run 1:
==> flow/design.v (excerpt) <==
module breakout(
    input logic clk,
    input logic right,
    input logic left,
    input logic reset,
    output logic [2:0] red,
    output logic [2:0] green,
    output logic [2:0] blue,
    output logic hsync,
    output logic vsync
    );
logic [9:0] xpos;
logic [9:0] ypos;
vga signal_generator_inst(clk, reset, hsync, vsync, xpos, ypos);
game game_inst(clk, xpos, ypos, right, left, reset, red, green, blue);                                                                  
endmodule
==> flow/config.mk <==
export PLATFORM = sky130hd
export DESIGN_NAME = breakout
export DESIGN_NICKNAME = breakout
export VERILOG_FILES = /design/flow/design.v
export SDC_FILE = /design/flow/constraint.sdc
export NUM_CORES = 4
export LEC_CHECK = 0
export CAP_MARGIN = 10
export CORE_ASPECT_RATIO = 0.66
export CORE_MARGIN = 8
export CORE_UTILIZATION = 31
export GPL_TIMING_DRIVEN = 1
export HOLD_SLACK_MARGIN = 0.3
export SETUP_SLACK_MARGIN = 2.81
export SLEW_MARGIN = 15
==> flow/constraint.sdc <==
create_clock -name core_clock -period 11.5 [get_ports {clk}]
set_input_delay 2.3000 -clock core_clock [delete_from_list [all_inputs] [get_ports {clk}]]
set_output_delay 2.3000 -clock core_clock [all_outputs]
set_load 0.01 [all_outputs]
run.sh (not shown) runs the stock make flow with config.mk's settings and CLKGATE_MAP_FILE=.
Here is what was changed in the inputs of run 2 compared with run 1.
- GPL_TIMING_DRIVEN: 1 -> unset
- CAP_MARGIN: 10 -> 20
- CORE_MARGIN: 8 -> 2
- CORE_ASPECT_RATIO: 0.66 -> unset
- CORE_UTILIZATION: 31 -> 40
- SLEW_MARGIN: 15 -> 20
- HOLD_SLACK_MARGIN: 0.3 -> unset
- SETUP_SLACK_MARGIN: 2.81 -> unset
- the clock period (ns, I/O delays scaled along): 11.5 -> 8.0
### Flow results
- Compared with run 1, run 2 shows a lower count of buffers not belonging to the clock network in the layout.
- Register share of the cell area, run 1 and run 2: larger value in run 2
- The final reports for run 2 and run 1 show fraction of power consumed by the clock network lower in the former.
- Of run 1 and run 2, run 2 shows the lower DRC marker count from the first detailed-route iteration, with run 1 above it.
- Run 1 consumes less power than run 2.
- Switching power: higher on run 2
- Against run 1, run 2 reports a number of clock buffer instances in the layout that is lower.
- Summary of run 2 over run 1: instance count on the critical path has remained practically unchanged, well-tap cell count has decreased.
- Of the two values seen for global routing's busiest layer, met1 was produced by run 1 and met2 by run 2.
Edits applied to the flow inputs when going from run 2 to run 3:
- CTS_CLUSTER_DIAMETER now 291, previously not set
- CELL_PAD_IN_SITES_GLOBAL_PLACEMENT now 2, previously not set
- MAX_ROUTING_LAYER now met4, previously not set
- GPL_ROUTABILITY_DRIVEN now 0, previously not set
- ABC_AREA now 1, previously not set
- CELL_PAD_IN_SITES_DETAIL_PLACEMENT now 1, previously not set
- CORE_ASPECT_RATIO now 1.16, previously not set
--- outcome ---
Run 3 reports a higher via count than run 2 does.
In run 3, final worst slack is higher than in run 2.
The worst stage delay on the critical path reported for run 3 is smaller than that of run 2 by 0.22 ns.
Compared with run 2, in run 3 area after synthesis went up, cell area went up, final layout net count went up.
> inputs changed (run 3 -> run 4)
- changing CORE_UTILIZATION from 40 to 59
- removing CELL_PAD_IN_SITES_GLOBAL_PLACEMENT (formerly 2)
- setting HOLD_SLACK_MARGIN to 0.29 for the first time
- changing CORE_MARGIN from 2 to 7
- setting PLACE_DENSITY to 0.4 for the first time
- setting TNS_END_PERCENT to 10 for the first time
- removing GPL_ROUTABILITY_DRIVEN (formerly 0)
- changing CTS_CLUSTER_DIAMETER from 291 to 248
- removing CELL_PAD_IN_SITES_DETAIL_PLACEMENT (formerly 1)
- removing MAX_ROUTING_LAYER (formerly met4)
- setting CTS_CLUSTER_SIZE to 100 for the first time
- removing CORE_ASPECT_RATIO (formerly 1.16)
Notes after the runs:
- Final total power | run 4 below run 3
- Diff run 3 -> run 4: final area decreased 200 um^2; number of standard cells reported by yosys stayed essentially flat.
- Die size delta for run 4 relative to run 3: 22% lower
- Summary: worst setup slack after layout, run 4 better than run 3
--- input diff run 4..run 5 ---
- CORE_MARGIN changed from 7 to 2
- CORE_UTILIZATION changed from 59 to 67
- PLACE_DENSITY removed (was 0.4)
- CTS_CLUSTER_DIAMETER removed (was 248)
- HOLD_SLACK_MARGIN removed (was 0.29)
- CTS_CLUSTER_SIZE removed (was 100)
- TNS_END_PERCENT removed (was 10)
- the clock period (ns, I/O delays scaled along) changed from 8.0 to 5.17
## What came out
Summary: with run 4 as the reference, overall routed net length in run 5 moved down by a few percent. Comparing run 4 with run 5, the worst clock skew came out essentially unchanged. In run 5, the placer's final routability congestion estimate came out about 0.9% above the value in run 4. Comparing clock-buffer cell count for run 4 and run 5, the smaller number came from run 4. Run 5 gives more portion of the clock cycle consumed by the worst path in the final layout than run 4 did. Note that the power attributed to sequential cells recorded for run 5 amounts to 1.5 times the value seen in run 4. The non-clock buffer count reported for run 5 is greater than that of run 4 by 14.

* * *

Setup of before:
Starting RTL as in the previous note.
Settings: LEC_CHECK=0, CAP_MARGIN=20, CORE_MARGIN=2, CORE_UTILIZATION=24, CTS_CLUSTER_DIAMETER=251, CTS_CLUSTER_SIZE=99, MIN_ROUTING_LAYER=met1, PLACE_DENSITY=0.87, SLEW_MARGIN=20, TNS_END_PERCENT=35; clock period 8.29 ns.
Here is what was changed in the inputs of after compared with before.
# before
export LEC_CHECK = 0
export CAP_MARGIN = 20
export CORE_MARGIN = 2
export CORE_UTILIZATION = 24
export CTS_CLUSTER_DIAMETER = 251
export CTS_CLUSTER_SIZE = 99
export MIN_ROUTING_LAYER = met1
export PLACE_DENSITY = 0.87
export SLEW_MARGIN = 20
export TNS_END_PERCENT = 35
create_clock -name core_clock -period 8.29 [get_ports {clk}]
# after
export LEC_CHECK = 0
export CAP_MARGIN = 20
export CORE_MARGIN = 2
export CORE_UTILIZATION = 40
export SLEW_MARGIN = 20
create_clock -name core_clock -period 6.49 [get_ports {clk}]
### Flow results
- after: full flow OK, the timing, DRC and antenna checks passed
- before: no failed stages, no open violations at the end
- Compared with before, in after wire length of the first global-routing pass went down by about 1.8%, combinational group share of total power went down by 0.4 points, final critical-path share of the clock period went up by 15 points.
- From before to after the numbers moved as follows: power of the combinational group increased about 24%, clock network fraction of total power increased 0.6 points, logic area essentially unchanged, post-layout instance count excluding filler cells decreased about 12%, post-route standard cell area excluding fillers decreased 2.1%.

* * *

## lane 1
breakout again, from the RTL that the note above started with.
==> flow/config.mk <==
export PLATFORM = sky130hd
export DESIGN_NAME = breakout
export DESIGN_NICKNAME = breakout
export VERILOG_FILES = /design/flow/design.v
export SDC_FILE = /design/flow/constraint.sdc
export NUM_CORES = 4
export LEC_CHECK = 0
export ABC_AREA = 1
export CAP_MARGIN = 0
export CORE_MARGIN = 2
export CORE_UTILIZATION = 72
export CTS_CLUSTER_DIAMETER = 343
export CTS_CLUSTER_SIZE = 32
export GPL_ROUTABILITY_DRIVEN = 0
export PLACE_DENSITY_LB_ADDON = 0.07
export SETUP_SLACK_MARGIN = 1.04
export SLEW_MARGIN = 20
export TNS_END_PERCENT = 60
==> flow/constraint.sdc <==
create_clock -name core_clock -period 3.6 [get_ports {clk}]
set_input_delay 0.7200 -clock core_clock [delete_from_list [all_inputs] [get_ports {clk}]]
set_output_delay 0.7200 -clock core_clock [all_outputs]
set_load 0.01 [all_outputs]
STATUS run=lane 1 STAGES=ALL_DONE FINAL_CHECKS=FAILED CAUSE=negative setup slack
Input changes introduced in lane 2 (baseline for comparison: lane 1):
==> flow/config.mk <==
export PLATFORM = sky130hd
export DESIGN_NAME = breakout
export DESIGN_NICKNAME = breakout
export VERILOG_FILES = /design/flow/design.v
export SDC_FILE = /design/flow/constraint.sdc
export NUM_CORES = 4
export LEC_CHECK = 0
export ABC_AREA = 1
export CAP_MARGIN = 20
export CORE_MARGIN = 2
export CORE_UTILIZATION = 71
export SLEW_MARGIN = 20
==> flow/constraint.sdc <==
create_clock -name core_clock -period 6.5 [get_ports {clk}]
set_input_delay 1.3000 -clock core_clock [delete_from_list [all_inputs] [get_ports {clk}]]
set_output_delay 1.3000 -clock core_clock [all_outputs]
set_load 0.01 [all_outputs]
Notes after the runs:
Compared with lane 1, lane 2 shows clock share of power higher by 3.5 points.
Lane 2 | status: complete | timing, DRC, antenna: pass
Going from lane 1 to lane 2, worst hold slack grows by 4.4 ps.
Via count went down by more than 10% going from lane 1 to lane 2.
Lane 2 vs lane 1 on power attributed to combinational cells: lane 2 is the lower one.
Lane 1 → lane 2: number of cells on the critical path went down; peak per-stage delay on the critical path climbed 210 ps.
Lane 1 -> lane 2: synthesized area delta 0, exact match
Diff lane 1..lane 2 | simple-gate area share of the yosys netlist | unchanged
Lane 2: power dissipated in the clock network lower than lane 1
The final cell count in lane 2 is 0.948 times that in lane 1.
Higher combinational cell fraction of total power among lane 1 and lane 2: lane 1

* * *

job 101:
Starting RTL as in the previous note.
clock: 3.6 ns
lec_check: 0
abc_area: 1
cap_margin: 0
core_margin: 2
core_utilization: 72
cts_cluster_diameter: 343
cts_cluster_size: 32
place_density_lb_addon: 0.07
setup_slack_margin: 1.04
slew_margin: 20
Every stage of job 101 finished as expected; the final checks, on the other hand, flagged negative setup slack, which means the layout fails.
Input-level comparison between job 102 and job 101:
Settings: SETUP_SLACK_MARGIN: 1.04 -> 0.91; CTS_CLUSTER_SIZE: 32 -> 97; CAP_MARGIN: 0 -> 20; CTS_CLUSTER_DIAMETER: 343 -> unset; PLACE_DENSITY_LB_ADDON: 0.07 -> unset; the clock period (ns, I/O delays scaled along): 3.6 -> 3.79.
[summary]
- The flow for job 102 finished, though final verification flagged negative setup slack.
- Job 101 → job 102: least setup slack across all paths after layout now larger, total vias in the final route now smaller, worst reg-to-reg path cell count now larger.

* * *

breakout again, from the RTL that the note above started with.
==> flow/config.mk <==
export PLATFORM = sky130hd
export DESIGN_NAME = breakout
export DESIGN_NICKNAME = breakout
export VERILOG_FILES = /design/flow/design.v
export SDC_FILE = /design/flow/constraint.sdc
export NUM_CORES = 4
export LEC_CHECK = 0
export ABC_AREA = 1
export CAP_MARGIN = 20
export CORE_MARGIN = 2
export CORE_UTILIZATION = 72
export CTS_CLUSTER_SIZE = 100
export PLACE_DENSITY = 0.39
export SETUP_SLACK_MARGIN = 0.93
export SLEW_MARGIN = 20
export TNS_END_PERCENT = 15
==> flow/constraint.sdc <==
create_clock -name core_clock -period 3.76 [get_ports {clk}]
set_input_delay 0.7520 -clock core_clock [delete_from_list [all_inputs] [get_ports {clk}]]
set_output_delay 0.7520 -clock core_clock [all_outputs]
set_load 0.01 [all_outputs]
The baseline completed, yet does not pass: negative setup slack.
Edit:
CORE_UTILIZATION = 65   (was 72)
CTS_CLUSTER_SIZE = not set   (was 100)
PLACE_DENSITY = not set   (was 0.39)
SETUP_SLACK_MARGIN = not set   (was 0.93)
TNS_END_PERCENT = not set   (was 15)
clock period = 4.7 ns   (was 3.76 ns; I/O delays follow)
Effect:
- This time the run finished with timing, DRC and antenna clean
- via count fell by 11%
- power drops by 23%
- synthesized area does not change
No activity file was given, so power comes from the tool's default toggle rates.
